--- design/flow/run.sh ---
#!/bin/bash
# the make line also repeats each setting of config.mk as NAME=value (left out here)
make -C /OpenROAD-flow-scripts/flow DESIGN_CONFIG=/design/flow/config.mk WORK_HOME=/design/flow/orfs CLKGATE_MAP_FILE= finish
--- design/flow/constraint.sdc ---
create_clock -name core_clock -period 5.66 [get_ports {clk}]
set_input_delay 1.1320 -clock core_clock [delete_from_list [all_inputs] [get_ports {clk}]]
set_output_delay 1.1320 -clock core_clock [all_outputs]
set_load 0.01 [all_outputs]
--- design/flow/design.v ---
module uart_tx #(
    parameter BAUD_DIV = 434
) (
    input logic clk,
    input logic rst_n,
    input logic tx_start,
    input logic [7:0] data_in,
    output logic tx_busy,
    output logic tx
);
    logic [9:0] tx_shift;   
    logic [3:0] bit_count;
    logic [11:0] baud_counter;
    logic tx_active;
    always_ff @(posedge clk or negedge rst_n) begin
        if (!rst_n) begin
            tx_active <= 0;
            baud_counter <= 0;
            tx_busy <= 0;
            tx <= 1;   
        end else begin
            if (tx_start && !tx_active) begin
                tx_active <= 1;
                tx_shift <= {1'b1, data_in, 1'b0};   
                baud_counter <= BAUD_DIV;
                bit_count <= 0;
                tx_busy <= 1;
            end else if (tx_active) begin
                if (baud_counter == 0) begin
                    baud_counter <= BAUD_DIV;
                    tx <= tx_shift[0];   
                    tx_shift <= {1'b1, tx_shift[9:1]};   
                    bit_count <= bit_count + 1;
                    if (bit_count == 9) begin   
                        tx_active <= 0;
                        tx_busy <= 0;
                    end
                end else begin
                    baud_counter <= baud_counter - 1;
                end
            end
        end
    end
endmodule
module uart_rx #(
    parameter BAUD_DIV = 434   
) (
    input logic clk,
    input logic rst_n,
    input logic rx,
    output logic [7:0] data_out,
    output logic data_valid,
	 	output logic [7:0] leds
);
    logic [11:0] baud_counter;
    logic [3:0] bit_count;
    logic [7:0] rx_shift;
    logic rx_active;
    always_ff @(posedge clk or negedge rst_n) begin
        if (!rst_n) begin
            baud_counter <= 0;
            bit_count <= 0;
            rx_active <= 0;
            data_valid <= 0;
            rx_shift <= 8'b0;   
        end else begin
            if (!rx_active && !rx) begin
                rx_active <= 1;
                baud_counter <= BAUD_DIV / 2;
                bit_count <= 0;
                rx_shift <= 8'b0;   
            end else if (rx_active) begin
                if (baud_counter == 0) begin
                    baud_counter <= BAUD_DIV;
                    if (bit_count < 9) begin
                        rx_shift <= {rx, rx_shift[7:1]};   
                        bit_count <= bit_count + 1;
                    end else begin
                        rx_active <= 0;
                        data_out <= rx_shift;  
								leds <= rx_shift;
                        data_valid <= 1;
                    end
                end else begin
                    baud_counter <= baud_counter - 1;
                end
            end else begin
                data_valid <= 0;
            end
        end
    end
endmodule
module uart_edge_detection (
    input logic clk,           
    input logic rst_n,         
    input logic uart_rx,       
    output logic uart_tx,      
    output logic led_rx,       
    output logic led_tx,       
    output logic data_ready    
);
    parameter CLOCK_FREQ = 50000000;    
    parameter BAUD_RATE  = 115200;
    parameter BAUD_DIV   = CLOCK_FREQ / BAUD_RATE;
    parameter THRESHOLD  = 4;           
    logic [7:0] rx_data;
    logic rx_done;
    logic [7:0] processed_data;
    logic tx_start;
    logic tx_busy;
    logic [7:0] image_data [0:63];     
    logic [7:0] conv_result [0:35];    
    logic [5:0] rx_counter;            
    logic [5:0] tx_counter;            
    typedef enum logic [1:0] {IDLE, RECEIVE, PROCESS, SEND} state_t;
    state_t state, next_state;
    uart_rx #(
        .BAUD_DIV(BAUD_DIV)
    ) uart_receiver (
        .clk(clk),
        .rst_n(rst_n),
        .rx(uart_rx),
        .data_out(rx_data),
        .data_valid(rx_done)
    );
    uart_tx #(
        .BAUD_DIV(BAUD_DIV)
    ) uart_transmitter (
        .clk(clk),
        .rst_n(rst_n),
        .tx_start(tx_start),
        .data_in(processed_data),
        .tx_busy(tx_busy),
        .tx(uart_tx)
    );
    always_ff @(posedge clk or negedge rst_n) begin
        if (!rst_n)
            state <= IDLE;
        else
            state <= next_state;
    end
    always_comb begin
        case (state)
            IDLE:      next_state = (rx_done) ? RECEIVE : IDLE;
            RECEIVE:   next_state = (rx_counter == 6'd63 && rx_done) ? PROCESS : RECEIVE;
            PROCESS:   next_state = SEND;
            SEND:      next_state = (tx_counter == 6'd36 && !tx_busy) ? IDLE : SEND;
            default:   next_state = IDLE;
        endcase
    end
    always_ff @(posedge clk or negedge rst_n) begin
        if (!rst_n) begin
            rx_counter <= 6'd0;
        end else if ((state == IDLE || state == RECEIVE) && rx_done) begin
            image_data[rx_counter] <= rx_data;
            rx_counter <= rx_counter + 1;
        end else if (state == IDLE) begin
            rx_counter <= 6'd0;
        end
    end
    integer i, j, k, l;
    reg [3:0] sum;
    always_ff @(posedge clk or negedge rst_n) begin
        if (!rst_n) begin
            for (i = 0; i < 36; i = i + 1)
                conv_result[i] <= 8'd0;
        end else if (state == PROCESS) begin
            for (i = 0; i < 6; i = i + 1) begin
                for (j = 0; j < 6; j = j + 1) begin
                    sum = 0;
                    for (k = 0; k < 3; k = k + 1) begin
                        for (l = 0; l < 3; l = l + 1) begin
                            sum = sum + image_data[(i + k) * 8 + (j + l)][0];
                        end
                    end
                    conv_result[i * 6 + j] <= (sum >= THRESHOLD) ? 8'b1 : 8'b0;
                end
            end
        end
    end
    always_ff @(posedge clk or negedge rst_n) begin
        if (!rst_n) begin
            tx_counter <= 6'd0;
            tx_start <= 1'b0;
            processed_data <= 8'd0;
        end else if (state == SEND) begin
            if (!tx_busy && !tx_start) begin
                tx_start <= 1'b1;
                processed_data <= conv_result[tx_counter];
                tx_counter <= tx_counter + 1;
            end else if (tx_start && tx_busy) begin
                tx_start <= 1'b0;
            end
        end else begin
            tx_counter <= 6'd0;
            tx_start <= 1'b0;
        end
    end
    always_ff @(posedge clk or negedge rst_n) begin
        if (!rst_n) begin
            led_rx <= 1'b0;
            led_tx <= 1'b0;
            data_ready <= 1'b0;
        end else begin
            led_rx <= (state == RECEIVE) ? rx_done : 1'b0;
            led_tx <= (state == SEND) ? ~tx_busy : 1'b0;
            data_ready <= (state == SEND);  
        end
    end
endmodule
--- design/flow/config.mk ---
export PLATFORM = sky130hd
export DESIGN_NAME = uart_edge_detection
export DESIGN_NICKNAME = uart_edge_detection
export VERILOG_FILES = /design/flow/design.v
export SDC_FILE = /design/flow/constraint.sdc
export NUM_CORES = 4
export LEC_CHECK = 0
export CAP_MARGIN = 20
export CORE_MARGIN = 2
export CORE_UTILIZATION = 68
export SLEW_MARGIN = 20
==> metrics.yaml, run 1 <==
status: "complete, no violations"
power_frac_seq: 0.527
top_cells_by_count: "inv_1, nor2_1, ha_1, fa_1, dfrtp_1"
drt-pass1-iter-count: 5
fillers: 1294
synth-main-ff-cell: "dfrtp_1"
fmax_mhz: 300
ys_sh_adder: 0.294
p_comb_mw: 0.133
place_ws_ns: 2.33
hold_viol_final: 0
grt_pass1_wl_um: 45500
ios: 7
finalSetupViolCount: 0
htree_levels: 4
worstHoldPathCells: 2
cts_resized: 0
synth_cells: 1220
ant_nets: 0
startpoint_type: "register"
reg2regPathDepth: 9
crit_family: "adder cells"
die_area_sq_um: 19700
avgSynthCellArea_sq_um: 10.4
syn-cell-area_sq_um: 12600
ir_worst_vdd_mv: 0.209
slew-limit-headroom: 0.437
worstSetupEndpointType: "register"
fp_util: 0.699
layout_setup_ws_ns: 2.33
cp.depth: 9
warnings: 38
most_common_cell: "inv_1"
die_w_um: 140
finalSetupTns_ns: 0
arrival_ns: 3.61
clock.latency.late_pin_ns: 0.44
hpwl_um: 19500
synthTopLogicFamily: "adder cells"
synth_warnings: 5
synth-async-reset-ratio: 0.557
post-route-period-util: 0.589
p_clk_frac: 0.424
min_to: "uart_transmitter.tx"
compound_area_frac: 0.114
rsz0062_at_grt: "false"
overflow: 0
postRouteWirelength_um: 27000
nNetsFinal: 1448
clk_pin_slew_ns: 0.07
p_leak_nw: 6.02
path_class: "register to register"
edf_count: 78
ys_cells: 1220
row_count: 49
cts_sinks: 176
largest_area_cell: "dfrtp_1"
critPathMaxFanout: 7
crit_start: "image_data[28]"
pg_clk_mw: 1.15
cp_common_cell: "fa_1"
ys_seq_share: 0.380
grt_pass1_vias: 8769
synthMuxAreaShare: 0.00495
grt_max_degree: 74
num_antenna_cells: 0
top_area_frac: 0.190
seq_cell_power_mw: 1.43
xor_area_frac: 0.0125
ys_chip_area_sq_um: 12600
cp_num_buf_inv: 2
dpl.cell_count: 1423
max_stage_delay_ns: 0.53
place_congestion: 0.866
via_per_inst: 5.89
r2r-start: "image_data[28]"
clock_path_buffers: 2
cp_cell_sequence: "inv_1 > fa_1 > fa_1 > fa_1 > inv_1 > ha_1 > a21o_1 > a211oi_1 > a21oi_1"
synth.distinct_cells: 70
cpMaxStageDelayCell: "fa_1"
simple_gate_area_frac: 0.116
postCtsSetupBuffers: 0
netSwitchingPower_mw: 0.696
hold_start: "uart_transmitter.tx_shift[0]"
top_cells_by_area: "dfrtp_1, edfxtp_1, fa_1, ha_1, inv_1"
routedWlPerCell_um: 18.6
first_iter_violations: 614
hold_buffers: 0
fin_cells: 1455
min_period_ns: 3.33
powerDensity_nw_per_um2: 202
num_vias: 8573
crit_end: "conv_result[21][0]"
remaining_drc_errors: 0
p_int_mw: 2.01
grtUsageTotal: 0.298
max_cap_violations: 0
die_h_um: 140
synthesis.nets: 1455
cp.required_ns: 5.94
cts-root-buf: "clkbuf_16"
skew_ns: 0.0115
portBuffers: 6
layout-area-overhead-vs-synth_pct: 6.29
reg2reg_to: "conv_result[21][0]"
reg2reg_slack_ns: 2.33
core_area_sq_um: 18100
ys_ff: 176
cts_tree: "done"
tightest_slew_ns: 0.845
hold_path.class: "register to register"
maxSlewViolCount: 0
swShare: 0.257
maxPowerGroup: "registers"
grt_antenna_before_repair: 1
cts_buffers: 17
pwr-share-comb: 0.049
[through the flow]
| stage | hold WS (ns) | power [mW] | util | area [sq um] |
|---|---|---|---|---|
| floorplan | 0.411 | 1.54 | - | 12600 |
| global route | 0.484 | 2.81 | 0.743 | 13400 |
| finish | 0.443 | 2.71 | 0.743 | 13400 |
| global placement | 0.434 | 1.58 | 0.711 | 12900 |
| detailed placement | 0.437 | 1.59 | 0.711 | 12900 |
| CTS | 0.453 | 2.72 | 0.743 | 13400 |
[routing by layer]
| metal | vias up | share of wire | track usage |
|---|---|---|---|
| met5 | - | 0 | 0 |
| met4 | 0 | 0.017 | 0.0755 |
| met3 | 44 | 0.061 | 0.0540 |
| met2 | 232 | 0.47 | 0.473 |
| met1 | 4270 | 0.45 | 0.435 |
| li1 | 4027 | - | - |
[cell type report]
cell class,count,area (sq um),share of cell area
inverters,227,852,0.0634
repair buffers,10,87.6,0.00652
well taps,229,287,0.0213
multi-input cells,781,6840,0.509
clock inverters,15,141,0.0105
clock buffers,17,425,0.0317
flip-flops and latches,176,4800,0.357
==> run 2: changes to the inputs <==
Settings changed: CAP_MARGIN 20 to 0, CELL_PAD_IN_SITES_DETAIL_PLACEMENT set to 0, CELL_PAD_IN_SITES_GLOBAL_PLACEMENT set to 0, CORE_UTILIZATION 68 to 72, CTS_CLUSTER_DIAMETER set to 240, PLACE_DENSITY_LB_ADDON set to 0.0, SETUP_SLACK_MARGIN set to 0.75.
Clock period 5.66 ns to 3.29 ns, I/O delays scaled along.
==> metrics.yaml, run 2 <==
status: "complete, no violations"
r2r-start: "image_data[21]"
arrival_ns: 3.48  # -0.13 ns
synth_warnings: 5  # unchanged
ys_chip_area_sq_um: 12600  # unchanged
die_w_um: 136  # -2.7%
reg2reg_slack_ns: 0.11  # -2.22 ns
grt_max_degree: 65  # -12%
critPathMaxFanout: 4  # -3
grt_antenna_before_repair: 0  # -1
p_clk_frac: 0.456  # +0.032
top_area_frac: 0.190  # unchanged
cp.depth: 9  # unchanged
synth.distinct_cells: 70  # unchanged
reg2regPathDepth: 9  # unchanged
tightest_slew_ns: 0.916  # +0.0709 ns
clk_pin_slew_ns: 0.08  # about the same
synthTopLogicFamily: "adder cells"
skew_ns: 0.00941  # -0.00212 ns
netSwitchingPower_mw: 1.24  # +78%
place_congestion: 0.848  # -2.1%
simple_gate_area_frac: 0.116  # unchanged
top_cells_by_count: "inv_1, nor2_1, ha_1, fa_1, dfrtp_1"
reg2reg_to: "conv_result[16][0]"
hold_buffers: 0  # unchanged
min_period_ns: 3.18  # -0.151 ns
cp_num_buf_inv: 2  # unchanged
ys_ff: 176  # unchanged
synthesis.nets: 1455  # unchanged
cts_tree: "done"
powerDensity_nw_per_um2: 337  # +67%
hold_path.class: "primary input to async pin"
maxPowerGroup: "registers"
pwr-share-comb: 0.046  # -0.003
compound_area_frac: 0.114  # unchanged
top_cells_by_area: "dfrtp_1, edfxtp_1, fa_1, ha_1, inv_1"
synth_cells: 1220  # unchanged
xor_area_frac: 0.0125  # unchanged
p_leak_nw: 6.46  # +7.4%
ios: 7  # unchanged
ys_cells: 1220  # unchanged
max_cap_violations: 0  # unchanged
die_area_sq_um: 18600  # -5.4%
num_antenna_cells: 0  # unchanged
routedWlPerCell_um: 21.0  # +13%
ant_nets: 0  # unchanged
finalPower_mw: 4.93  # +82%
die_h_um: 136  # -2.7%
finalSetupTns_ns: 0  # unchanged
ir_worst_vdd_mv: 0.366  # +75%
grt_pass1_wl_um: 49200  # +8.1%
power_frac_seq: 0.498  # -0.029
first_iter_violations: 938  # +53%
warnings: 39  # +2.6%
cts_sinks: 176  # unchanged
largest_area_cell: "dfrtp_1"
swShare: 0.252  # -0.00507
startpoint_type: "register"
ys_sh_adder: 0.294  # unchanged
fmax_mhz: 314  # +4.7%
portBuffers: 6  # unchanged
clock_path_buffers: 2  # unchanged
synth-async-reset-ratio: 0.557  # unchanged
maxSlewViolCount: 0  # unchanged
crit_family: "adder cells"
layout-area-overhead-vs-synth_pct: 15.9
cpMaxStageDelayCell: "fa_2"
cp_common_cell: "fa_2"
pg_clk_mw: 2.25  # +96%
cp.required_ns: 3.58  # -2.36 ns
overflow: 0  # unchanged
crit_start: "image_data[21]"
cp_cell_sequence: "inv_4 > fa_1 > fa_2 > fa_2 > inv_2 > ha_4 > a21o_1 > a211oi_2 > a21oi_1"
core_area_sq_um: 17200  # -4.7%
htree_levels: 4  # unchanged
num_vias: 9656  # +13%
most_common_cell: "inv_1"
grtUsageTotal: 0.353  # +0.0552
row_count: 48  # -2.0%
grt_pass1_vias: 9631  # +9.8%
nNetsFinal: 1553  # +7.3%
remaining_drc_errors: 0  # unchanged
postRouteWirelength_um: 32700  # +21%
cts-root-buf: "clkbuf_16"
rsz0062_at_grt: "true"
worstSetupEndpointType: "register"
avgSynthCellArea_sq_um: 10.4  # unchanged
edf_count: 78  # unchanged
hold_viol_final: 0  # unchanged
seq_cell_power_mw: 2.45  # +71%
crit_end: "conv_result[16][0]"
p_comb_mw: 0.229  # +72%
syn-cell-area_sq_um: 12600  # unchanged
cts_buffers: 17  # unchanged
finalSetupViolCount: 0  # unchanged
clock.latency.late_pin_ns: 0.45  # about the same
post-route-period-util: 0.967  # +0.378
hpwl_um: 20300  # +3.8%
place_ws_ns: 0.234  # -2.10 ns
synthMuxAreaShare: 0.00495  # unchanged
max_stage_delay_ns: 0.69  # +0.16 ns
fp_util: 0.733  # +0.0344
slew-limit-headroom: 0.389  # -0.0472
ys_seq_share: 0.380  # unchanged
drt-pass1-iter-count: 6  # +1
via_per_inst: 6.21  # +5.3%
p_int_mw: 3.69  # +83%
synth-main-ff-cell: "dfrtp_1"
layout_setup_ws_ns: 0.107  # -2.22 ns
path_class: "register to register"
## run 2: cell type report
| cell class | instances | area (sq um) |
|---|---|---|
| Timing Repair Buffer | 115 | 876 |
| Fill cell | 876 | 2590 |
| Multi-Input combinational cell | 781 | 7130 |
| Clock buffer | 19 | 464 |
| Clock inverter | 13 | 184 |
| Sequential cell | 176 | 4800 |
| Inverter | 227 | 917 |
| Tap cell | 225 | 282 |
## run 2: metal layers
layer / GRT usage / share of wire
met1: 0.432 / 0.37
met2: 0.593 / 0.49
met3: 0.0649 / 0.072
met4: 0.198 / 0.068
met5: 0 / 0
## run 2: repair_timing
item | CTS | global route
gates resized | 23 | 19
pin swaps | 86 | 75
setup endpoints to repair | 36 | 50
gates cloned | 0 | 0
buffers inserted | 72 | 29
## run 2: metrics by stage
stage / util / area (sq um) / hold slack (ns) / std cells
finish: 0.850 / 14600 / 0.0988 / 1556
CTS: 0.832 / 14300 / 0.0976 / 1527
detailed placement: 0.759 / 13100 / 0.440 / 1423
floorplan: - / 12800 / 0.362 / 1220
global placement: 0.759 / 13100 / 0.426 / 1423
global route: 0.850 / 14600 / 0.102 / 1556
==> run 3: changes to the inputs <==
Settings changed: CAP_MARGIN 0 to 35, CELL_PAD_IN_SITES_DETAIL_PLACEMENT 0 to 1, CELL_PAD_IN_SITES_GLOBAL_PLACEMENT 0 to 1, CORE_UTILIZATION 72 to 21, CTS_CLUSTER_DIAMETER 240 to 394, CTS_CLUSTER_SIZE set to 98, HOLD_SLACK_MARGIN set to 0.11, PLACE_DENSITY set to 0.89, PLACE_DENSITY_LB_ADDON 0.0 to not set, SETUP_SLACK_MARGIN 0.75 to not set.
Clock period 3.29 ns to 3.81 ns, I/O delays scaled along.
==> metrics.yaml, run 3 <==
status: "complete, no violations"
tightest_slew_ns: 0.901  # -0.0150 ns
remaining_drc_errors: 0  # unchanged
row_count: 89  # +85%
seq_cell_power_mw: 2.12  # -13%
hold_path.class: "primary input to async pin"
fmax_mhz: 287  # -8.5%
critPathMaxFanout: 7  # +3
cp.required_ns: 4.11  # +0.53 ns
place_congestion: 0.845  # -0.28%
hold_buffers: 0  # unchanged
crit_end: "conv_result[29][0]"
fp_util: 0.213  # -0.520
finalSetupTns_ns: 0  # unchanged
via_per_inst: 4.46  # -28%
synthTopLogicFamily: "adder cells"
clock_path_buffers: 2  # unchanged
ir_worst_vdd_mv: 0.279  # -24%
p_clk_frac: 0.453  # -0.003
arrival_ns: 3.78  # +0.30 ns
warnings: 36  # -7.7%
p_comb_mw: 0.209  # -8.7%
layout-area-overhead-vs-synth_pct: 13.3
cp_cell_sequence: "inv_1 > fa_1 > fa_1 > fa_1 > inv_1 > ha_1 > a21o_1 > a211oi_1 > a21oi_1"
top_layer: "met4"
grt_pass1_wl_um: 55800  # +13%
cts_tree: "done"
die_h_um: 249  # +83%
synth_cells: 1220  # unchanged
ys_cells: 1220  # unchanged
min_period_ns: 3.48  # +0.297 ns
most_common_cell: "inv_1"
synth_warnings: 5  # unchanged
overflow: 0  # unchanged
hpwl_um: 25800  # +27%
grt_pass1_vias: 10400  # +8.2%
netSwitchingPower_mw: 1.13  # -9.0%
syn-cell-area_sq_um: 12600  # unchanged
ant_nets: 0  # unchanged
synthMuxAreaShare: 0.00495  # unchanged
crit_family: "adder cells"
drt-met1-wl_um: 13700  # +14%
cts_buffers: 17  # unchanged
p_int_mw: 3.13  # -15%
edf_count: 78  # unchanged
reg2reg_slack_ns: 0.33  # +0.22 ns
clock.latency.late_pin_ns: 0.47  # +0.02 ns
grt_antenna_before_repair: 0  # unchanged
finalSetupViolCount: 0  # unchanged
swShare: 0.265  # +0.0132
fillers: 6822  # +680%
p_leak_nw: 6.14  # -5.0%
top_cells_by_count: "inv_1, nor2_1, ha_1, fa_1, dfrtp_1"
wl_met3_um: 1380  # -41%
reg2regPathDepth: 9  # unchanged
pg_clk_mw: 1.93  # -14%
powerDensity_nw_per_um2: 298  # -12%
ys_ff: 176  # unchanged
ys_sh_adder: 0.294  # unchanged
cp_common_cell: "fa_1"
ys_seq_share: 0.380  # unchanged
cts_sinks: 176  # unchanged
r2r-start: "image_data[37]"
top_cells_by_area: "dfrtp_1, edfxtp_1, fa_1, ha_1, inv_1"
num_vias: 8995  # -6.8%
slew-limit-headroom: 0.399  # +0.00998
clk_pin_slew_ns: 0.09  # about the same
cts-root-buf: "clkbuf_16"
cp_num_buf_inv: 2  # unchanged
ios: 7  # unchanged
reg2reg_to: "conv_result[29][0]"
die_w_um: 249  # +83%
drt-pass1-iter-count: 5  # -1
top_area_frac: 0.190  # unchanged
dpl.cell_count: 1984  # +39%
power_frac_seq: 0.498  # about the same
synth-async-reset-ratio: 0.557  # unchanged
cts_resized: 0  # -100%
hold_viol_final: 0  # unchanged
fin_cells: 2016  # +30%
ys_chip_area_sq_um: 12600  # unchanged
postRouteWirelength_um: 34300  # +4.8%
max_cap_violations: 0  # unchanged
synth.distinct_cells: 70  # unchanged
rsz0062_at_grt: "false"
max_stage_delay_ns: 0.52  # -0.17 ns
first_iter_violations: 528  # -44%
grt_max_degree: 65  # unchanged
skew_ns: 0.0208  # +0.0113 ns
met2_length_um: 17900  # +11%
finalPower_mw: 4.27  # -14%
maxPowerGroup: "registers"
startpoint_type: "register"
compound_area_frac: 0.114  # unchanged
xor_area_frac: 0.0125  # unchanged
postCtsSetupBuffers: 0  # -100%
nNetsFinal: 1465  # -5.7%
cp.depth: 9  # unchanged
routedWlPerCell_um: 17.0  # -19%
path_class: "register to register"
core_area_sq_um: 59200  # +240%
num_antenna_cells: 0  # unchanged
simple_gate_area_frac: 0.116  # unchanged
maxSlewViolCount: 0  # unchanged
grtUsageTotal: 0.113  # -0.240
pwr-share-comb: 0.049  # +0.003
avgSynthCellArea_sq_um: 10.4  # unchanged
cpMaxStageDelayCell: "fa_1"
largest_area_cell: "dfrtp_1"
synth-main-ff-cell: "dfrtp_1"
crit_start: "image_data[37]"
post-route-period-util: 0.913  # -0.0540
htree_levels: 4  # unchanged
portBuffers: 6  # unchanged
synthesis.nets: 1455  # unchanged
worstSetupEndpointType: "register"
die_area_sq_um: 62100  # +230%
## run 3: per-layer routing
layer,vias to the layer above,global-route usage
li1,4052,-
met1,4638,0.127
met2,205,0.207
met3,100,0.0224
met4,0,0.0499
met5,-,0
## run 3: metrics by stage
| step | area, sq um | hold WS [ns] | util | setup slack [ns] |
|---|---|---|---|---|
| after floorplan | 12600 | 0.411 | - | 0.817 |
| after global placement | 13700 | 0.432 | 0.231 | 0.491 |
| after detailed placement | 13700 | 0.436 | 0.231 | 0.334 |
| after CTS | 14300 | 0.156 | 0.242 | 0.283 |
| after global routing | 14300 | 0.167 | 0.242 | 0.210 |
| final | 14300 | 0.171 | 0.242 | 0.330 |
## run 3: layout make-up
type / instances / area [sq um] / share of cell area
timing repair buffer: 27 / 228 / 0.0159
clock inverter: 15 / 211 / 0.0148
inverter: 227 / 852 / 0.0595
sequential: 176 / 4800 / 0.335
clock buffer: 17 / 425 / 0.0297
tap: 773 / 967 / 0.0675
multi-input combinational: 781 / 6840 / 0.478
==> run 4: changes to the inputs <==
Settings changed: CELL_PAD_IN_SITES_DETAIL_PLACEMENT 1 to 0, CELL_PAD_IN_SITES_GLOBAL_PLACEMENT 1 to 0, CORE_UTILIZATION 21 to 72, CTS_CLUSTER_DIAMETER 394 to 25, CTS_CLUSTER_SIZE 98 to not set, HOLD_SLACK_MARGIN 0.11 to not set, PLACE_DENSITY 0.89 to 0.36, SETUP_SLACK_MARGIN set to 0.97.
Clock period 3.81 ns to 3.37 ns, I/O delays scaled along.
==> metrics.yaml, run 4 <==
finalSetupTns_ns: 0  # unchanged
netSwitchingPower_mw: 1.16  # +2.2%
ant_nets: 0  # unchanged
crit_start: "image_data[11]"
via_per_inst: 6.01  # +35%
num_vias: 9411  # +4.6%
worstSetupEndpointType: "register"
ys_ff: 176  # unchanged
slew-limit-headroom: 0.393  # -0.00656
most_common_cell: "inv_1"
pg_clk_mw: 1.90  # about the same
pwr-share-comb: 0.050  # about the same
power_frac_seq: 0.530  # +0.032
p_int_mw: 3.37  # +7.5%
skew_ns: 0.0124  # -0.00839 ns
nNetsFinal: 1563  # +6.7%
die_h_um: 136  # -45%
synthesis.nets: 1455  # unchanged
clock.latency.late_pin_ns: 0.45  # -0.02 ns
grt_antenna_before_repair: 0  # unchanged
p_leak_nw: 6.46  # +5.2%
synth-main-ff-cell: "dfrtp_1"
ir_worst_vdd_mv: 0.454  # +63%
p_clk_frac: 0.420  # -0.033
post-route-period-util: 0.902  # -0.0112
synth_cells: 1220  # unchanged
swShare: 0.255  # -0.00963
path_class: "register to register"
warnings: 41  # +14%
clock_path_buffers: 2  # unchanged
grtUsageTotal: 0.350  # +0.237
cts_sinks: 176  # unchanged
hold_path.class: "primary input to async pin"
xor_area_frac: 0.0125  # unchanged
reg2reg_slack_ns: 0.33  # about the same
seq_cell_power_mw: 2.40  # +13%
cp.depth: 9  # unchanged
ys_chip_area_sq_um: 12600  # unchanged
core_area_sq_um: 17200  # -71%
row_count: 48  # -46%
reg2regPathDepth: 9  # unchanged
startpoint_type: "register"
grt_pass1_wl_um: 48400  # -13%
p_comb_mw: 0.225  # +8%
htree_levels: 4  # unchanged
cts-root-buf: "clkbuf_16"
die_w_um: 136  # -45%
min_period_ns: 3.04  # -0.440 ns
cts_buffers: 17  # unchanged
hold_viol_final: 0  # unchanged
fmax_mhz: 329  # +14%
edf_count: 78  # unchanged
crit_end: "conv_result[3][0]"
max_stage_delay_ns: 0.57  # +0.05 ns
num_antenna_cells: 0  # unchanged
powerDensity_nw_per_um2: 309  # +3.7%
layout-area-overhead-vs-synth_pct: 16.0
cts_tree: "done"
finalSetupViolCount: 0  # unchanged
place_congestion: 0.847  # +0.22%
cp_cell_sequence: "inv_2 > fa_1 > fa_1 > fa_1 > inv_1 > ha_1 > a21o_1 > a211oi_2 > a21oi_1"
synthMuxAreaShare: 0.00495  # unchanged
top_cells_by_count: "inv_1, nor2_1, ha_1, fa_1, dfrtp_1"
synthTopLogicFamily: "adder cells"
remaining_drc_errors: 0  # unchanged
tightest_slew_ns: 0.911  # +0.00984 ns
routedWlPerCell_um: 20.0  # +18%
r2r-start: "image_data[11]"
crit_family: "adder cells"
ys_seq_share: 0.380  # unchanged
clk_pin_slew_ns: 0.07  # -0.02 ns
first_iter_violations: 775  # +47%
avgSynthCellArea_sq_um: 10.4  # unchanged
grt_pass1_vias: 9564  # -8.2%
postRouteWirelength_um: 31300  # -8.7%
cp_common_cell: "fa_1"
compound_area_frac: 0.114  # unchanged
grt_max_degree: 65  # unchanged
largest_area_cell: "dfrtp_1"
ios: 7  # unchanged
portBuffers: 6  # unchanged
top_cells_by_area: "dfrtp_1, edfxtp_1, fa_1, ha_1, inv_1"
maxSlewViolCount: 0  # unchanged
arrival_ns: 3.35  # -0.43 ns
max_cap_violations: 0  # unchanged
fillers: 901  # -87%
simple_gate_area_frac: 0.116  # unchanged
die_area_sq_um: 18600  # -70%
hpwl_um: 20100  # -22%
ys_cells: 1220  # unchanged
maxPowerGroup: "registers"
drt-pass1-iter-count: 5  # unchanged
synth-async-reset-ratio: 0.557  # unchanged
reg2reg_to: "conv_result[3][0]"
rsz0062_at_grt: "true"
status: "complete, no violations"
synth_warnings: 5  # unchanged
ys_sh_adder: 0.294  # unchanged
syn-cell-area_sq_um: 12600  # unchanged
cp_num_buf_inv: 2  # unchanged
holdWs_ns: 0.127  # -0.0438 ns
cp.required_ns: 3.68  # -0.43 ns
top_area_frac: 0.190  # unchanged
synth.distinct_cells: 70  # unchanged
critPathMaxFanout: 4  # -3
fp_util: 0.733  # +0.520
cpMaxStageDelayCell: "fa_1"
overflow: 0  # unchanged
[run 4: cell type report]
cell class | instances | area (sq um) | area share
clock inverter | 14 | 121 | 0.00828
tap | 225 | 282 | 0.0192
sequential | 176 | 4800 | 0.328
clock buffer | 18 | 429 | 0.0293
timing repair buffer | 125 | 951 | 0.0649
inverter | 227 | 920 | 0.0628
multi-input combinational | 781 | 7150 | 0.488
[run 4: metrics by stage]
stage | instance area (sq um) | power [mW] | utilization | instances | setup WS (ns)
floorplan | 12800 | 2.59 | - | 1220 | 0.545
global placement | 13100 | 2.66 | 0.759 | 1424 | 0.310
detailed placement | 13100 | 2.67 | 0.759 | 1424 | 0.290
CTS | 14300 | 4.53 | 0.832 | 1539 | 0.397
global route | 14700 | 4.66 | 0.850 | 1566 | 0.264
finish | 14700 | 4.52 | 0.850 | 1566 | 0.330
[run 4: what timing repair did]
action,4_1_cts,5_1_grt
hold buffers,0,0
hold endpoints to repair,0,0
buffers inserted,83,27
setup endpoints to repair,50,50
resized,28,23
pin swaps,78,71
[run 4: metal layers]
metal | wire [um] | GRT usage | vias to the layer above | part of all wire
met5 | 0 | 0 | - | 0
met4 | 1910 | 0.197 | 0 | 0.061
met3 | 1980 | 0.0619 | 125 | 0.063
met2 | 15500 | 0.578 | 426 | 0.49
met1 | 11900 | 0.438 | 4595 | 0.38
li1 | - | - | 4265 | -
==> run 5: changes to the inputs <==
Settings changed: CAP_MARGIN 35 to 20, CELL_PAD_IN_SITES_DETAIL_PLACEMENT 0 to not set, CELL_PAD_IN_SITES_GLOBAL_PLACEMENT 0 to not set, CTS_CLUSTER_DIAMETER 25 to not set, CTS_CLUSTER_SIZE set to 14, PLACE_DENSITY 0.36 to not set, SETUP_SLACK_MARGIN 0.97 to not set.
Clock period 3.37 ns to 5.22 ns, I/O delays scaled along.
==> metrics.yaml, run 5 <==
powerDensity_nw_per_um2: 225  # -27%
pwr-share-comb: 0.050  # about the same
die_h_um: 136  # unchanged
grtUsageTotal: 0.329  # -0.0212
synthesis.nets: 1455  # unchanged
p_comb_mw: 0.151  # -33%
post-route-period-util: 0.657  # -0.245
tightest_slew_ns: 0.889  # -0.0217 ns
path_class: "register to register"
synth-main-ff-cell: "dfrtp_1"
ys_chip_area_sq_um: 12600  # unchanged
postRouteWirelength_um: 27900  # -11%
grt.busiest_layer: "met2"
use_met1: 0.444  # +0.00686
grt_use_met3: 0.0843  # +0.0224
cts_resized: 0  # -100%
first_iter_violations: 646  # -17%
ys_seq_share: 0.380  # unchanged
edf_count: 78  # unchanged
grt_pass1_vias: 9003  # -5.9%
synth_warnings: 5  # unchanged
crit_family: "adder cells"
startpoint_type: "register"
max_cap_violations: 0  # unchanged
reg2reg_to: "conv_result[27][0]"
ys_cells: 1220  # unchanged
swShare: 0.241  # -0.0148
die_area_sq_um: 18600  # unchanged
top_cells_by_count: "inv_1, nor2_1, ha_1, fa_1, dfrtp_1"
cp.depth: 9  # unchanged
core_area_sq_um: 17200  # unchanged
warnings: 38  # -7.3%
max_stage_delay_ns: 0.53  # -0.04 ns
synthMuxAreaShare: 0.00495  # unchanged
hold_buffers: 0  # unchanged
ant_nets: 0  # unchanged
synth-async-reset-ratio: 0.557  # unchanged
portBuffers: 6  # unchanged
syn-cell-area_sq_um: 12600  # unchanged
min_period_ns: 3.43  # +0.390 ns
htree_levels: 4  # unchanged
crit_end: "conv_result[27][0]"
via_per_inst: 6.03  # +0.37%
synthTopLogicFamily: "adder cells"
synth.distinct_cells: 70  # unchanged
power_frac_seq: 0.513  # -0.017
min_to: "uart_transmitter.tx"
cts-root-buf: "clkbuf_16"
seq_cell_power_mw: 1.55  # -35%
avgSynthCellArea_sq_um: 10.4  # unchanged
finalSetupViolCount: 0  # unchanged
simple_gate_area_frac: 0.116  # unchanged
layout-area-overhead-vs-synth_pct: 6.69
p_leak_nw: 6.05  # -6.5%
num_vias: 8758  # -6.9%
crit_start: "image_data[36]"
top_area_frac: 0.190  # unchanged
hold_viol_final: 0  # unchanged
most_common_cell: "inv_1"
p_clk_frac: 0.438  # +0.018
holdWs_ns: 0.453  # +0.325 ns
place_congestion: 0.830  # -2.0%
grt_pass1_wl_um: 46000  # -5.0%
grt_max_degree: 65  # unchanged
row_count: 48  # unchanged
postLayoutCoreUtil: 0.782  # -0.0680
cp.required_ns: 5.51  # +1.83 ns
remaining_drc_errors: 0  # unchanged
skew_ns: 0.00783  # -0.00453 ns
hold_path.class: "register to register"
ir_worst_vdd_mv: 0.224  # -51%
clk_pin_slew_ns: 0.07  # about the same
cts_sinks: 176  # unchanged
cts_buffers: 17  # unchanged
place_area_sq_um: 12900  # -1.8%
use_met2: 0.524  # -0.0542
rsz0062_at_grt: "false"
nNetsFinal: 1448  # -7.4%
cp_num_buf_inv: 2  # unchanged
cp_cell_sequence: "inv_1 > fa_1 > fa_1 > fa_1 > inv_1 > ha_1 > a21o_1 > a211oi_1 > a21oi_1"
slew-limit-headroom: 0.407  # +0.0145
synth_cells: 1220  # unchanged
worstSetupEndpointType: "register"
cts_tree: "done"
grt_antenna_before_repair: 2  # +2
reg2regPathDepth: 9  # unchanged
overflow: 0  # unchanged
xor_area_frac: 0.0125  # unchanged
maxPowerGroup: "registers"
hpwl_um: 19900  # -0.81%
die_w_um: 136  # unchanged
finalPower_mw: 3.03  # -33%
largest_area_cell: "dfrtp_1"
cp_common_cell: "fa_1"
routedWlPerCell_um: 19.2  # -3.9%
drt-pass1-iter-count: 6  # +1
maxSlewViolCount: 0  # unchanged
r2r-start: "image_data[36]"
netSwitchingPower_mw: 0.728  # -37%
top_cells_by_area: "dfrtp_1, edfxtp_1, fa_1, ha_1, inv_1"
reg2reg_slack_ns: 1.79  # +1.46 ns
finalSetupTns_ns: 0  # unchanged
postCtsSetupBuffers: 0  # -100%
ys_sh_adder: 0.294  # unchanged
cpMaxStageDelayCell: "fa_1"
critPathMaxFanout: 7  # +3
p_int_mw: 2.30  # -32%
fin_area_sq_um: 13500  # -8.0%
fp_util: 0.733  # unchanged
arrival_ns: 3.72  # +0.37 ns
ios: 7  # unchanged
worstHoldPathCells: 2
pg_clk_mw: 1.32  # -31%
fmax_mhz: 292  # -11%
clock_path_buffers: 2  # unchanged
ys_ff: 176  # unchanged
compound_area_frac: 0.114  # unchanged
status: "complete, no violations"
hold_start: "uart_transmitter.tx_shift[0]"
clock.latency.late_pin_ns: 0.43  # -0.02 ns
## run 5: layout make-up
cell class                      instances  area [sq um]
Inverter                              227           852
Clock buffer                           23           543
Fill cell                            1134          3760
Antenna cell                            1          2.50
Timing Repair Buffer                   10          87.6
Tap cell                              225           282
Clock inverter                          9          77.6
Multi-Input combinational cell        781          6840
Sequential cell                       176          4800
## run 5: metal layers
layer | share of wire | wire length [um]
met1 | 0.42 | 11700
met2 | 0.48 | 13400
met3 | 0.078 | 2170
met4 | 0.023 | 642
met5 | 0 | 0
## run 5: metrics by stage
step / worst slack [ns] / instances
after floorplan: 2.23 / 1220
after global placement: 1.91 / 1419
after detailed placement: 1.90 / 1419
after CTS: 1.78 / 1451
after global routing: 1.65 / 1451
final: 1.79 / 1452
==> run 6: changes to the inputs <==
Settings changed: CTS_CLUSTER_SIZE 14 to not set, SETUP_SLACK_MARGIN set to 0.48.
Clock period 5.22 ns to 3.2 ns, I/O delays scaled along.
==> metrics.yaml, run 6 <==
slew-limit-headroom: 0.404  # -0.00320
fmax_mhz: 321  # +10%
status: "complete, no violations"
remaining_drc_errors: 0  # unchanged
simple_gate_area_frac: 0.116  # unchanged
cp.depth: 9  # unchanged
crit_end: "conv_result[8][0]"
grt_max_degree: 65  # unchanged
cts-root-buf: "clkbuf_16"
path_class: "register to register"
crit_start: "image_data[10]"
fp_util: 0.733  # unchanged
cts_tree: "done"
largest_area_cell: "dfrtp_1"
hold_viol_final: 0  # unchanged
use_met1: 0.443  # -0.00145
startpoint_type: "register"
pg_clk_mw: 2.21  # +67%
synthMuxAreaShare: 0.00495  # unchanged
cp_num_buf_inv: 2  # unchanged
grt_pass1_wl_um: 49400  # +7.5%
hold_path.class: "primary input to async pin"
first_iter_violations: 858  # +33%
netSwitchingPower_mw: 1.27  # +74%
reg2reg_slack_ns: 0.09  # -1.70 ns
via_per_inst: 6.10  # +1.1%
most_common_cell: "inv_1"
top_area_frac: 0.190  # unchanged
num_antenna_cells: 0  # -1
finalSetupTns_ns: 0  # unchanged
htree_levels: 4  # unchanged
arrival_ns: 3.43  # -0.29 ns
overflow: 0  # unchanged
powerDensity_nw_per_um2: 339  # +51%
ys_chip_area_sq_um: 12600  # unchanged
die_h_um: 136  # unchanged
post-route-period-util: 0.972  # +0.315
seq_cell_power_mw: 2.53  # +63%
num_vias: 9568  # +9.2%
routedWlPerCell_um: 20.3  # +5.8%
drt-pass1-iter-count: 5  # -1
row_count: 48  # unchanged
synth_cells: 1220  # unchanged
swShare: 0.255  # +0.0146
reg2regPathDepth: 9  # unchanged
worstSetupEndpointType: "register"
portBuffers: 6  # unchanged
p_leak_nw: 6.51  # +7.7%
hpwl_um: 20500  # +3.0%
compound_area_frac: 0.114  # unchanged
crit_family: "adder cells"
nNetsFinal: 1566  # +8.1%
ys_ff: 176  # unchanged
layout-area-overhead-vs-synth_pct: 16.2
core_area_sq_um: 17200  # unchanged
ios: 7  # unchanged
cp_common_cell: "fa_1"
place_congestion: 0.827  # -0.45%
synth-async-reset-ratio: 0.557  # unchanged
top_cells_by_area: "dfrtp_1, edfxtp_1, fa_1, ha_1, inv_1"
warnings: 41  # +7.9%
grt_use_met3: 0.0641  # -0.0201
r2r-start: "image_data[10]"
ys_seq_share: 0.380  # unchanged
clk_pin_slew_ns: 0.08  # about the same
synth-main-ff-cell: "dfrtp_1"
rsz0062_at_grt: "true"
grt_antenna_before_repair: 0  # -2
die_w_um: 136  # unchanged
synth.distinct_cells: 70  # unchanged
top_cells_by_count: "inv_1, nor2_1, ha_1, fa_1, dfrtp_1"
grtUsageTotal: 0.354  # +0.0257
pwr-share-comb: 0.048  # -0.002
hold_buffers: 0  # unchanged
max_stage_delay_ns: 0.57  # +0.04 ns
cts_sinks: 176  # unchanged
p_clk_frac: 0.444  # +0.006
avgSynthCellArea_sq_um: 10.4  # unchanged
finalSetupViolCount: 0  # unchanged
max_cap_violations: 0  # unchanged
critPathMaxFanout: 4  # -3
synthTopLogicFamily: "adder cells"
p_int_mw: 3.71  # +61%
die_area_sq_um: 18600  # unchanged
synth_warnings: 5  # unchanged
clock_path_buffers: 2  # unchanged
power_frac_seq: 0.508  # -0.005
ir_worst_vdd_mv: 0.390  # +74%
cpMaxStageDelayCell: "fa_1"
layout_setup_ws_ns: 0.0895  # -1.70 ns
edf_count: 78  # unchanged
grt_pass1_vias: 9674  # +7.5%
clock.latency.late_pin_ns: 0.45  # +0.02 ns
min_period_ns: 3.11  # -0.320 ns
skew_ns: 0.00986  # +0.00203 ns
cp.required_ns: 3.52  # -1.99 ns
postRouteWirelength_um: 31900  # +14%
ys_cells: 1220  # unchanged
xor_area_frac: 0.0125  # unchanged
syn-cell-area_sq_um: 12600  # unchanged
ys_sh_adder: 0.294  # unchanged
maxSlewViolCount: 0  # unchanged
use_met2: 0.596  # +0.0722
grt.busiest_layer: "met2"
ant_nets: 0  # unchanged
cts_buffers: 17  # unchanged
reg2reg_to: "conv_result[8][0]"
synthesis.nets: 1455  # unchanged
tightest_slew_ns: 0.894  # +0.00480 ns
place_ws_ns: 0.0931  # -1.81 ns
p_comb_mw: 0.241  # +60%
maxPowerGroup: "registers"
cp_cell_sequence: "inv_2 > fa_1 > fa_1 > fa_1 > inv_1 > ha_1 > a21o_1 > a211oi_2 > a21oi_1"
run 6: per-stage QoR:
stage,power [mW],std cells,hold WS (ns),area [sq um],util
6_report,4.98,1569,0.103,14700,0.852
5_1_grt,5.13,1569,0.142,14700,0.852
4_1_cts,4.98,1539,0.110,14400,0.835
3_5_place_dp,2.82,1436,0.443,13200,0.764
3_3_place_gp,2.80,1436,0.430,13200,0.764
2_1_floorplan,2.72,1220,0.344,12800,-
run 6: final cells by class:
cell class                 instances  area, sq um
clock inverter                    11          130
clock buffer                      21          472
inverter                         227          915
timing repair buffer             128         1000
sequential                       176         4800
tap                              225          282
fill                             917         2560
multi-input combinational        781         7080
run 6: repair_timing:
item | in CTS | in global routing
endpoints found under the setup margin | 36 | 49
resized | 27 | 13
pin swaps | 92 | 87
setup buffers | 71 | 30
run 6: routing by layer:
| layer | vias to the layer above | routed length [um] |
|---|---|---|
| met5 | - | 0 |
| met1 | 4744 | 12500 |
| met4 | 0 | 1770 |
| li1 | 4263 | - |
| met3 | 129 | 1840 |
| met2 | 432 | 15800 |
==> run 7: changes to the inputs <==
Settings changed: CAP_MARGIN 20 to 35, CELL_PAD_IN_SITES_DETAIL_PLACEMENT set to 1, CELL_PAD_IN_SITES_GLOBAL_PLACEMENT set to 0, CORE_UTILIZATION 72 to 56, CTS_CLUSTER_DIAMETER set to 240, CTS_CLUSTER_SIZE set to 91, HOLD_SLACK_MARGIN set to 0.11, PLACE_DENSITY set to 0.38, SETUP_SLACK_MARGIN 0.48 to not set.
Clock period 3.2 ns to 3.81 ns, I/O delays scaled along.
==> metrics.yaml, run 7 <==
status: "complete, no violations"
p_comb_mw: 0.210  # -13%
cp_common_cell: "fa_1"
rsz0062_at_grt: "false"
path_class: "register to register"
ys_cells: 1220  # unchanged
layout-area-overhead-vs-synth_pct: 8.56
synthesis.nets: 1455  # unchanged
slew-limit-headroom: 0.412  # +0.00831
remaining_drc_errors: 0  # unchanged
grt_pass1_vias: 9859  # +1.9%
core_area_sq_um: 22000  # +27%
ir_worst_vdd_mv: 0.282  # -28%
grt_antenna_before_repair: 1  # +1
multiInputGateArea_sq_um: 6840  # -3.4%
hold_path.class: "primary input to async pin"
hpwl_um: 23500  # +15%
die_w_um: 154  # +13%
maxSlewViolCount: 0  # unchanged
num_antenna_cells: 0  # unchanged
max_stage_delay_ns: 0.51  # -0.06 ns
grtUsageTotal: 0.293  # -0.0613
final-seq-area_sq_um: 4800  # unchanged
crit_start: "image_data[33]"
place_ws_ns: 0.462  # +0.369 ns
crit_end: "conv_result[19][0]"
syn-cell-area_sq_um: 12600  # unchanged
worstSetupEndpointType: "register"
hold_buffers: 0  # unchanged
ys_seq_share: 0.380  # unchanged
nNetsFinal: 1466  # -6.4%
finalSetupTns_ns: 0  # unchanged
clock.latency.late_pin_ns: 0.45  # about the same
cts-root-buf: "clkbuf_16"
drt-pass1-iter-count: 5  # unchanged
r2r-start: "image_data[33]"
htree_levels: 4  # unchanged
max_cap_violations: 0  # unchanged
cp_cell_sequence: "inv_1 > fa_1 > fa_1 > fa_1 > inv_1 > ha_1 > a21o_1 > a211oi_1 > a21oi_1"
clock_path_buffers: 2  # unchanged
tightest_slew_ns: 0.881  # -0.0125 ns
ant_nets: 0  # unchanged
num_vias: 8951  # -6.4%
layout_setup_ws_ns: 0.475  # +0.386 ns
overflow: 0  # unchanged
reg2reg_slack_ns: 0.48  # +0.39 ns
p_leak_nw: 6.15  # -5.6%
skew_ns: 0.0220  # +0.0121 ns
top_cells_by_area: "dfrtp_1, edfxtp_1, fa_1, ha_1, inv_1"
die_h_um: 154  # +13%
netSwitchingPower_mw: 1.14  # -11%
ios: 7  # unchanged
largest_area_cell: "dfrtp_1"
ys_ff: 176  # unchanged
cts_sinks: 176  # unchanged
top_cells_by_count: "inv_1, nor2_1, ha_1, fa_1, dfrtp_1"
most_common_cell: "inv_1"
synth.distinct_cells: 70  # unchanged
cpMaxStageDelayCell: "fa_1"
powerDensity_nw_per_um2: 310  # -8.6%
wl_met3_um: 1090  # -41%
synth_warnings: 5  # unchanged
pg_clk_mw: 1.91  # -14%
hold_viol_final: 0  # unchanged
synth-main-ff-cell: "dfrtp_1"
die_area_sq_um: 23800  # +28%
fmax_mhz: 300  # -6.7%
avgSynthCellArea_sq_um: 10.4  # unchanged
reg2regPathDepth: 9  # unchanged
cp.required_ns: 4.13  # +0.61 ns
postRouteWirelength_um: 32900  # +3.1%
cts_resized: 0  # -100%
place_congestion: 0.822  # -0.57%
fillers: 2362  # +160%
edf_count: 78  # unchanged
seq_cell_power_mw: 2.12  # -16%
reg2reg_to: "conv_result[19][0]"
finalSetupViolCount: 0  # unchanged
routedWlPerCell_um: 21.6  # +6.1%
cp.depth: 9  # unchanged
synthTopLogicFamily: "adder cells"
first_iter_violations: 632  # -26%
warnings: 38  # -7.3%
top_area_frac: 0.190  # unchanged
startpoint_type: "register"
cts_buffers: 17  # unchanged
drt-met1-wl_um: 14500  # +16%
cp_num_buf_inv: 2  # unchanged
grt_pass1_wl_um: 53400  # +8.2%
min_period_ns: 3.33  # +0.224 ns
compound_area_frac: 0.114  # unchanged
fp_util: 0.575  # -0.158
p_int_mw: 3.11  # -16%
post-route-period-util: 0.875  # -0.0968
portBuffers: 6  # unchanged
power_frac_seq: 0.500  # -0.008
xor_area_frac: 0.0125  # unchanged
top_layer: "met5"
grt_max_degree: 65  # unchanged
synth_cells: 1220  # unchanged
simple_gate_area_frac: 0.116  # unchanged
arrival_ns: 3.66  # +0.23 ns
pwr-share-comb: 0.050  # +0.002
synthMuxAreaShare: 0.00495  # unchanged
maxPowerGroup: "registers"
met2_length_um: 16400  # +3.5%
synth-async-reset-ratio: 0.557  # unchanged
cts_tree: "done"
ys_chip_area_sq_um: 12600  # unchanged
swShare: 0.267  # +0.0120
p_clk_frac: 0.451  # +0.007
ys_sh_adder: 0.294  # unchanged
clk_pin_slew_ns: 0.08  # about the same
crit_family: "adder cells"
via_per_inst: 5.87  # -3.7%
postCtsSetupBuffers: 0  # -100%
critPathMaxFanout: 5  # +1
row_count: 54  # +13%
## run 7: cell type report
type	count	area share
multi-input cells	781	0.499
flip-flops and latches	176	0.350
repair buffers	28	0.0172
clock buffers	18	0.0328
inverters	227	0.0621
well taps	280	0.0255
clock inverters	14	0.0140
## run 7: per-stage QoR
stage	hold WS [ns]	instance area [sq um]	util	power [mW]	std cells
finish	0.260	13700	0.625	4.25	1524
global route	0.263	13700	0.625	4.38	1524
CTS	0.243	13700	0.624	4.27	1523
detailed placement	0.438	13100	0.594	2.37	1491
global placement	0.426	13100	0.594	2.35	1491
floorplan	0.411	12600	-	2.29	1220
## run 7: per-layer routing
layer,vias to the layer above,global-route usage
li1,4060,-
met1,4649,0.388
met2,173,0.497
met3,67,0.0443
met4,2,0.104
met5,-,0
==> run 8: changes to the inputs <==
Settings changed: CELL_PAD_IN_SITES_DETAIL_PLACEMENT 1 to 0, CORE_UTILIZATION 56 to 66, CTS_CLUSTER_SIZE 91 to 55, HOLD_SLACK_MARGIN 0.11 to 0.29, PLACE_DENSITY 0.38 to not set, SETUP_SLACK_MARGIN set to 0.86.
Clock period 3.81 ns to 6.45 ns, I/O delays scaled along.
==> metrics.yaml, run 8 <==
status: "complete, no violations"
p_leak_nw: 6.03  # -2.0%
place_ws_ns: 3.07  # +2.61 ns
num_vias: 8548  # -4.5%
ios: 7  # unchanged
die_w_um: 142  # -7.7%
hold_start: "uart_transmitter.tx_shift[0]"
finalSetupTns_ns: 0  # unchanged
warnings: 38  # unchanged
crit_start: "image_data[36]"
routedWlPerCell_um: 18.7  # -13%
cts-root-buf: "clkbuf_16"
synthTopLogicFamily: "adder cells"
synth.distinct_cells: 70  # unchanged
crit_end: "conv_result[27][0]"
reg2reg_to: "conv_result[27][0]"
netSwitchingPower_mw: 0.605  # -47%
post-route-period-util: 0.527  # -0.348
drt-met1-wl_um: 12800  # -12%
layout_setup_ws_ns: 3.05  # +2.58 ns
num_antenna_cells: 0  # unchanged
synth-main-ff-cell: "dfrtp_1"
ant_nets: 0  # unchanged
cp.depth: 9  # unchanged
top_layer: "met4"
maxSlewViolCount: 0  # unchanged
layout-area-overhead-vs-synth_pct: 6.33
hold_path.class: "register to register"
top_cells_by_area: "dfrtp_1, edfxtp_1, fa_1, ha_1, inv_1"
grtUsageTotal: 0.297  # +0.00429
remaining_drc_errors: 0  # unchanged
synth_warnings: 5  # unchanged
max_stage_delay_ns: 0.54  # +0.03 ns
cp_cell_sequence: "inv_1 > fa_1 > fa_1 > fa_1 > inv_1 > ha_1 > a21o_1 > a211oi_1 > a21oi_1"
min_period_ns: 3.40  # +0.0642 ns
met2_length_um: 12800  # -22%
worstSetupEndpointType: "register"
swShare: 0.253  # -0.0141
die_area_sq_um: 20300  # -15%
place_congestion: 0.827  # +0.58%
hold_buffers: 0  # unchanged
worstHoldPathCells: 2
clk_pin_slew_ns: 0.07  # about the same
clock_path_buffers: 2  # unchanged
grt_pass1_vias: 8795  # -11%
cpMaxStageDelayCell: "fa_1"
skew_ns: 0.00895  # -0.0130 ns
maxPowerGroup: "registers"
xor_area_frac: 0.0125  # unchanged
p_int_mw: 1.79  # -43%
postRouteWirelength_um: 27300  # -17%
cp_common_cell: "fa_1"
via_per_inst: 5.85  # -0.32%
r2r-start: "image_data[36]"
hpwl_um: 19600  # -17%
largest_area_cell: "dfrtp_1"
pwr-share-comb: 0.049  # about the same
grt_pass1_wl_um: 46300  # -13%
fmax_mhz: 294  # -1.9%
first_iter_violations: 586  # -7.3%
synthMuxAreaShare: 0.00495  # unchanged
nNetsFinal: 1448  # -1.2%
syn-cell-area_sq_um: 12600  # unchanged
overflow: 0  # unchanged
reg2regPathDepth: 9  # unchanged
synth_cells: 1220  # unchanged
critPathMaxFanout: 7  # +2
fin_area_sq_um: 13400  # -2.1%
tightest_slew_ns: 0.849  # -0.0320 ns
grt_antenna_before_repair: 1  # unchanged
postCtsSetupBuffers: 0  # unchanged
edf_count: 78  # unchanged
most_common_cell: "inv_1"
cp.required_ns: 6.73  # +2.60 ns
top_area_frac: 0.190  # unchanged
max_cap_violations: 0  # unchanged
compound_area_frac: 0.114  # unchanged
cp_num_buf_inv: 2  # unchanged
fp_util: 0.673  # +0.0978
finalSetupViolCount: 0  # unchanged
ys_seq_share: 0.380  # unchanged
reg2reg_slack_ns: 3.05  # +2.58 ns
min_to: "uart_transmitter.tx"
cts_sinks: 176  # unchanged
ys_chip_area_sq_um: 12600  # unchanged
ir_worst_vdd_mv: 0.184  # -35%
startpoint_type: "register"
avgSynthCellArea_sq_um: 10.4  # unchanged
drt-pass1-iter-count: 5  # unchanged
place_area_sq_um: 12900  # -1.4%
synth-async-reset-ratio: 0.557  # unchanged
rsz0062_at_grt: "false"
synthesis.nets: 1455  # unchanged
arrival_ns: 3.68  # +0.02 ns
path_class: "register to register"
powerDensity_nw_per_um2: 178  # -43%
clock.latency.late_pin_ns: 0.44  # about the same
cts_buffers: 17  # unchanged
seq_cell_power_mw: 1.25  # -41%
pg_clk_mw: 1.02  # -47%
simple_gate_area_frac: 0.116  # unchanged
p_comb_mw: 0.118  # -44%
crit_family: "adder cells"
cts_resized: 0  # unchanged
slew-limit-headroom: 0.434  # +0.0213
p_clk_frac: 0.427  # -0.024
row_count: 50  # -7.4%
core_area_sq_um: 18800  # -15%
htree_levels: 4  # unchanged
grt_max_degree: 74  # +14%
hold_viol_final: 0  # unchanged
cts_tree: "done"
ys_sh_adder: 0.294  # unchanged
top_cells_by_count: "inv_1, nor2_1, ha_1, fa_1, dfrtp_1"
portBuffers: 6  # unchanged
power_frac_seq: 0.524  # +0.024
wl_met3_um: 1360  # +25%
ys_ff: 176  # unchanged
die_h_um: 142  # -7.7%
ys_cells: 1220  # unchanged
[run 8: stage by stage]
stage                     power (mW)  instances  hold WS, ns  utilization
after floorplan                 1.35       1220        0.411            -
after global placement          1.39       1428        0.431        0.686
after detailed placement        1.39       1428        0.438        0.686
after CTS                       2.40       1460        0.457        0.716
after global routing            2.47       1460        0.467        0.716
final                           2.39       1460        0.454        0.716
[run 8: metal layers]
metal / vias up / GRT usage
li1: 4025 / -
met1: 4285 / 0.440
met2: 212 / 0.472
met3: 26 / 0.0488
met4: 0 / 0.0620
met5: - / 0
[run 8: area by class of cell]
type,count,area (sq um)
timing repair buffer,10,87.6
clock buffer,19,454
clock inverter,13,111
tap,234,293
inverter,227,852
multi-input combinational,781,6840
sequential,176,4800
fill,1419,5330
==> run 9: changes to the inputs <==
Settings changed: CAP_MARGIN 35 to 20, CELL_PAD_IN_SITES_DETAIL_PLACEMENT 0 to not set, CELL_PAD_IN_SITES_GLOBAL_PLACEMENT 0 to not set, CORE_MARGIN 2 to 10, CORE_UTILIZATION 66 to 40, CTS_CLUSTER_DIAMETER 240 to not set, CTS_CLUSTER_SIZE 55 to not set, HOLD_SLACK_MARGIN 0.29 to not set, SETUP_SLACK_MARGIN 0.86 to 0.99.
Clock period 6.45 ns to 9.88 ns, I/O delays scaled along.
==> metrics.yaml, run 9 <==
final-seq-area_sq_um: 4800  # unchanged
reg2regPathDepth: 9  # unchanged
place_area_sq_um: 13100  # +1.6%
postLayoutCoreUtil: 0.437  # -0.279
netSwitchingPower_mw: 0.425  # -30%
clk_pin_slew_ns: 0.08  # about the same
grt_use_met3: 0.0248  # -0.0240
dpl.cell_count: 1595  # +12%
cts_tree: "done"
grt_antenna_before_repair: 0  # -1
routedWlPerCell_um: 17.0  # -8.9%
ys_chip_area_sq_um: 12600  # unchanged
warnings: 36  # -5.3%
clock.latency.late_pin_ns: 0.44  # about the same
maxPowerGroup: "registers"
fp_util: 0.402  # -0.271
cpMaxStageDelayCell: "a211oi_1"
pg_clk_mw: 0.720  # -29%
cts_buffers: 17  # unchanged
xor_area_frac: 0.0125  # unchanged
grt_pass1_vias: 8714  # -0.92%
worstHoldPathCells: 2  # unchanged
avgSynthCellArea_sq_um: 10.4  # unchanged
grtUsageTotal: 0.150  # -0.147
grt_pass1_wl_um: 46300  # about the same
remaining_drc_errors: 0  # unchanged
overflow: 0  # unchanged
r2r-start: "image_data[45]"
synth_warnings: 5  # unchanged
syn-cell-area_sq_um: 12600  # unchanged
ys_sh_adder: 0.294  # unchanged
cts_sinks: 176  # unchanged
use_met2: 0.244  # -0.228
grt.busiest_layer: "met2"
startpoint_type: "register"
place_ws_ns: 6.17  # +3.10 ns
rsz0062_at_grt: "false"
worstSetupEndpointType: "register"
cp_common_cell: "fa_1"
simple_gate_area_frac: 0.116  # unchanged
finalPower_mw: 1.61  # -33%
crit_end: "conv_result[34][0]"
postCtsSetupBuffers: 0  # unchanged
portBuffers: 6  # unchanged
ys_ff: 176  # unchanged
layout_setup_ws_ns: 6.16  # +3.11 ns
ys_seq_share: 0.380  # unchanged
maxSlewViolCount: 0  # unchanged
swShare: 0.263  # +0.0103
compound_area_frac: 0.114  # unchanged
holdWs_ns: 0.452  # -0.00211 ns
min_to: "uart_transmitter.tx"
die_area_sq_um: 39100  # +93%
powerDensity_nw_per_um2: 118  # -34%
place_congestion: 0.823  # -0.46%
arrival_ns: 4.00  # +0.32 ns
synth-async-reset-ratio: 0.557  # unchanged
layout-area-overhead-vs-synth_pct: 8.49
pwr-share-comb: 0.047  # -0.002
ios: 7  # unchanged
ys_cells: 1220  # unchanged
post-route-period-util: 0.377  # -0.150
ir_worst_vdd_mv: 0.124  # -33%
cp_num_buf_inv: 2  # unchanged
fmax_mhz: 269  # -8.7%
cts-root-buf: "clkbuf_16"
power_frac_seq: 0.507  # -0.017
fin_area_sq_um: 13700  # +2.0%
crit_family: "adder cells"
p_comb_mw: 0.0764  # -35%
hold_path.class: "register to register"
synthesis.nets: 1455  # unchanged
max_stage_delay_ns: 0.61  # +0.07 ns
first_iter_violations: 546  # -6.8%
status: "complete, no violations"
top_area_frac: 0.190  # unchanged
reg2reg_to: "conv_result[34][0]"
core_area_sq_um: 31400  # +67%
clock_path_buffers: 2  # unchanged
postRouteWirelength_um: 27700  # +1.6%
synth.distinct_cells: 70  # unchanged
use_met1: 0.201  # -0.240
hold_buffers: 0  # unchanged
synth_cells: 1220  # unchanged
grt_max_degree: 74  # unchanged
reg2reg_slack_ns: 6.16  # +3.11 ns
cp_cell_sequence: "inv_1 > fa_1 > fa_1 > fa_1 > inv_1 > ha_1 > a21o_1 > a211oi_1 > a21oi_1"
synth-main-ff-cell: "dfrtp_1"
max_cap_violations: 0  # unchanged
finalSetupTns_ns: 0  # unchanged
skew_ns: 0.0105  # +0.00157 ns
p_int_mw: 1.19  # -33%
num_vias: 8473  # -0.88%
hold_start: "uart_transmitter.tx_shift[0]"
cp.required_ns: 10.16  # +3.43 ns
most_common_cell: "inv_1"
finalSetupViolCount: 0  # unchanged
row_count: 65  # +30%
hpwl_um: 20800  # +6.0%
crit_start: "image_data[45]"
p_leak_nw: 6.04  # +0.26%
synthMuxAreaShare: 0.00495  # unchanged
synthTopLogicFamily: "adder cells"
critPathMaxFanout: 7  # unchanged
ant_nets: 0  # unchanged
p_clk_frac: 0.446  # +0.019
cts_resized: 0  # unchanged
die_h_um: 198  # +39%
min_period_ns: 3.72  # +0.323 ns
edf_count: 78  # unchanged
die_w_um: 198  # +39%
via_per_inst: 5.21  # -11%
path_class: "register to register"
multiInputGateArea_sq_um: 6840  # unchanged
top_cells_by_area: "dfrtp_1, edfxtp_1, fa_1, ha_1, inv_1"
cp.depth: 9  # unchanged
num_antenna_cells: 0  # unchanged
tightest_slew_ns: 0.856  # +0.00708 ns
top_cells_by_count: "inv_1, nor2_1, ha_1, fa_1, dfrtp_1"
nNetsFinal: 1447  # -0.069%
htree_levels: 4  # unchanged
hold_viol_final: 0  # unchanged
fillers: 2969  # +110%
seq_cell_power_mw: 0.818  # -35%
fin_cells: 1627  # +11%
drt-pass1-iter-count: 5  # unchanged
largest_area_cell: "dfrtp_1"
slew-limit-headroom: 0.429  # -0.00472
-- run 9: per-layer routing --
layer | share of wire | up-vias
li1 | - | 4024
met1 | 0.46 | 4247
met2 | 0.48 | 174
met3 | 0.042 | 28
met4 | 0.021 | 0
met5 | 0 | -
-- run 9: final cells by class --
class	instances	share of cell area
Multi-Input combinational cell	781	0.499
Sequential cell	176	0.350
Inverter	227	0.0622
Tap cell	402	0.0367
Clock buffer	17	0.0310
Clock inverter	15	0.0153
Timing Repair Buffer	9	0.00584
==> run 10: changes to the inputs <==
Settings changed: ABC_AREA set to 1, CORE_MARGIN 10 to 2, CORE_UTILIZATION 40 to 68, CTS_CLUSTER_DIAMETER set to 188, CTS_CLUSTER_SIZE set to 99, SETUP_SLACK_MARGIN 0.99 to not set.
Clock period 9.88 ns to 14.8 ns, I/O delays scaled along.
==> metrics.yaml, run 10 <==
seq_cell_power_mw: 0.509  # -38%
place_congestion: 0.838  # +1.8%
cts_resized: 0  # unchanged
grt_max_degree: 74  # unchanged
synthTopLogicFamily: "adder cells"
grt_pass1_vias: 8792  # +0.90%
drt-pass1-iter-count: 5  # unchanged
synthesis.nets: 1543  # +6.0%
hold_path.class: "register to register"
synth-async-reset-ratio: 0.557  # unchanged
cp_num_buf_inv: 1  # -1
core_area_sq_um: 18500  # -41%
cp.depth: 1  # -8
xor_area_frac: 0.00757  # -0.00491
hold_buffers: 0  # unchanged
compound_area_frac: 0.0936  # -0.0203
slew-limit-headroom: 0.326  # -0.103
clock_path_buffers: 2  # unchanged
min_period_ns: 4.44
synth_warnings: 5  # unchanged
crit_end: "uart_tx"
layout-area-overhead-vs-synth_pct: 6.62
hold_viol_final: 0  # unchanged
synth.distinct_cells: 45  # -36%
fp_util: 0.687  # +0.285
fmax_mhz: 225
warnings: 38  # +5.6%
synth_cells: 1308  # +7.2%
htree_levels: 4  # unchanged
first_iter_violations: 480  # -12%
tightest_slew_ns: 1.01  # +0.151 ns
overflow: 0  # unchanged
postCtsSetupBuffers: 0  # unchanged
post-route-period-util: 0.300  # -0.0767
arrival_ns: 1.48  # -2.52 ns
die_area_sq_um: 19800  # -49%
p_leak_nw: 6.71  # +11%
rsz0062_at_grt: "false"
grt_antenna_before_repair: 1  # +1
ir_worst_vdd_mv: 0.0741  # -40%
cpMaxStageDelayCell: "dfstp_2"
max_cap_violations: 0  # unchanged
simple_gate_area_frac: 0.129  # +0.0130
grtUsageTotal: 0.291  # +0.141
top_cells_by_count: "inv_1, nor2_1, ha_1, nand2_1, fa_1"
r2r-start: "image_data[27]"
ios: 7  # unchanged
ys_seq_share: 0.377  # -0.00269
skew_ns: 0.0241  # +0.0136 ns
num_vias: 8739  # +3.1%
ys_sh_adder: 0.292  # -0.00208
reg2regPathDepth: 9  # unchanged
path_class: "register to output pin"
routedWlPerCell_um: 17.1  # about the same
hpwl_um: 20500  # -1.5%
startpoint_type: "register"
critPathMaxFanout: 2  # -5
cp.required_ns: 11.84  # +1.68 ns
cts_buffers: 17  # unchanged
ys_cells: 1308  # +7.2%
reg2reg_slack_ns: 11.26  # +5.10 ns
p_clk_frac: 0.473  # +0.027
cp_cell_sequence: "clkdlybuf4s50_1"
top_area_frac: 0.189  # -0.00135
num_antenna_cells: 0  # unchanged
maxSlewViolCount: 0  # unchanged
avgSynthCellArea_sq_um: 9.73  # -6.1%
top_cells_by_area: "dfrtp_1, edfxtp_1, fa_1, ha_1, inv_1"
postLayoutCoreUtil: 0.733  # +0.296
ys_ff: 176  # unchanged
most_common_cell: "inv_1"
cts-root-buf: "clkbuf_16"
power_frac_seq: 0.518  # +0.011
synth-main-ff-cell: "dfrtp_1"
maxPowerGroup: "registers"
crit_start: "uart_transmitter.tx"
finalSetupTns_ns: 0  # unchanged
min_to: "uart_transmitter.tx"
ant_nets: 0  # unchanged
clock.latency.late_pin_ns: 0.44  # about the same
reg2reg_to: "conv_result[15][0]"
clk_pin_slew_ns: 0.07  # about the same
ys_chip_area_sq_um: 12700  # +0.71%
pg_clk_mw: 0.465  # -35%
max_stage_delay_ns: 0.53  # -0.08 ns
status: "complete, no violations"
edf_count: 78  # unchanged
die_w_um: 141  # -29%
p_int_mw: 0.778  # -35%
portBuffers: 6  # unchanged
worstSetupEndpointType: "output pin"
powerDensity_nw_per_um2: 72.5  # -38%
synthMuxAreaShare: 0.000885  # -0.00407
syn-cell-area_sq_um: 12700  # +0.71%
pwr-share-comb: 0.009  # -0.038
die_h_um: 141  # -29%
cts_sinks: 176  # unchanged
hold_start: "uart_transmitter.tx_shift[0]"
netSwitchingPower_mw: 0.205  # -52%
worstHoldPathCells: 1  # -1
crit_family: "flip-flops"
finalSetupViolCount: 0  # unchanged
largest_area_cell: "dfrtp_1"
p_comb_mw: 0.00898
row_count: 50  # -23%
via_per_inst: 5.62  # +8.0%
postRouteWirelength_um: 26500  # -4.4%
remaining_drc_errors: 0  # unchanged
cts_tree: "done"
nNetsFinal: 1542  # +6.6%
grt_pass1_wl_um: 44600  # -3.7%
swShare: 0.209  # -0.0548
[run 10: cell type report]
class | count | area (sq um)
inverters | 298 | 1120
flip-flops and latches | 176 | 4800
clock inverters | 14 | 178
well taps | 234 | 293
multi-input cells | 803 | 6660
repair buffers | 11 | 95.1
clock buffers | 18 | 429
fillers | 1398 | 4950
[run 10: metrics by stage]
stage	hold slack, ns	std cells	setup slack, ns	total power [mW]	area (sq um)
floorplan	0.423	1308	10.77	0.522	12700
global placement	0.464	1522	10.01	0.528	13000
detailed placement	0.471	1522	9.98	0.529	13000
CTS	0.480	1554	10.34	0.991	13600
global route	0.485	1554	10.24	1.01	13600
finish	0.474	1554	10.36	0.983	13600
[run 10: per-layer routing]
| metal | routed length, um | track usage |
|---|---|---|
| met5 | 0 | 0 |
| met1 | 12700 | 0.439 |
| met4 | 342 | 0.0774 |
| met2 | 12000 | 0.445 |
| met3 | 1500 | 0.0516 |
No activity file was given, so power comes from the tool's default toggle rates.
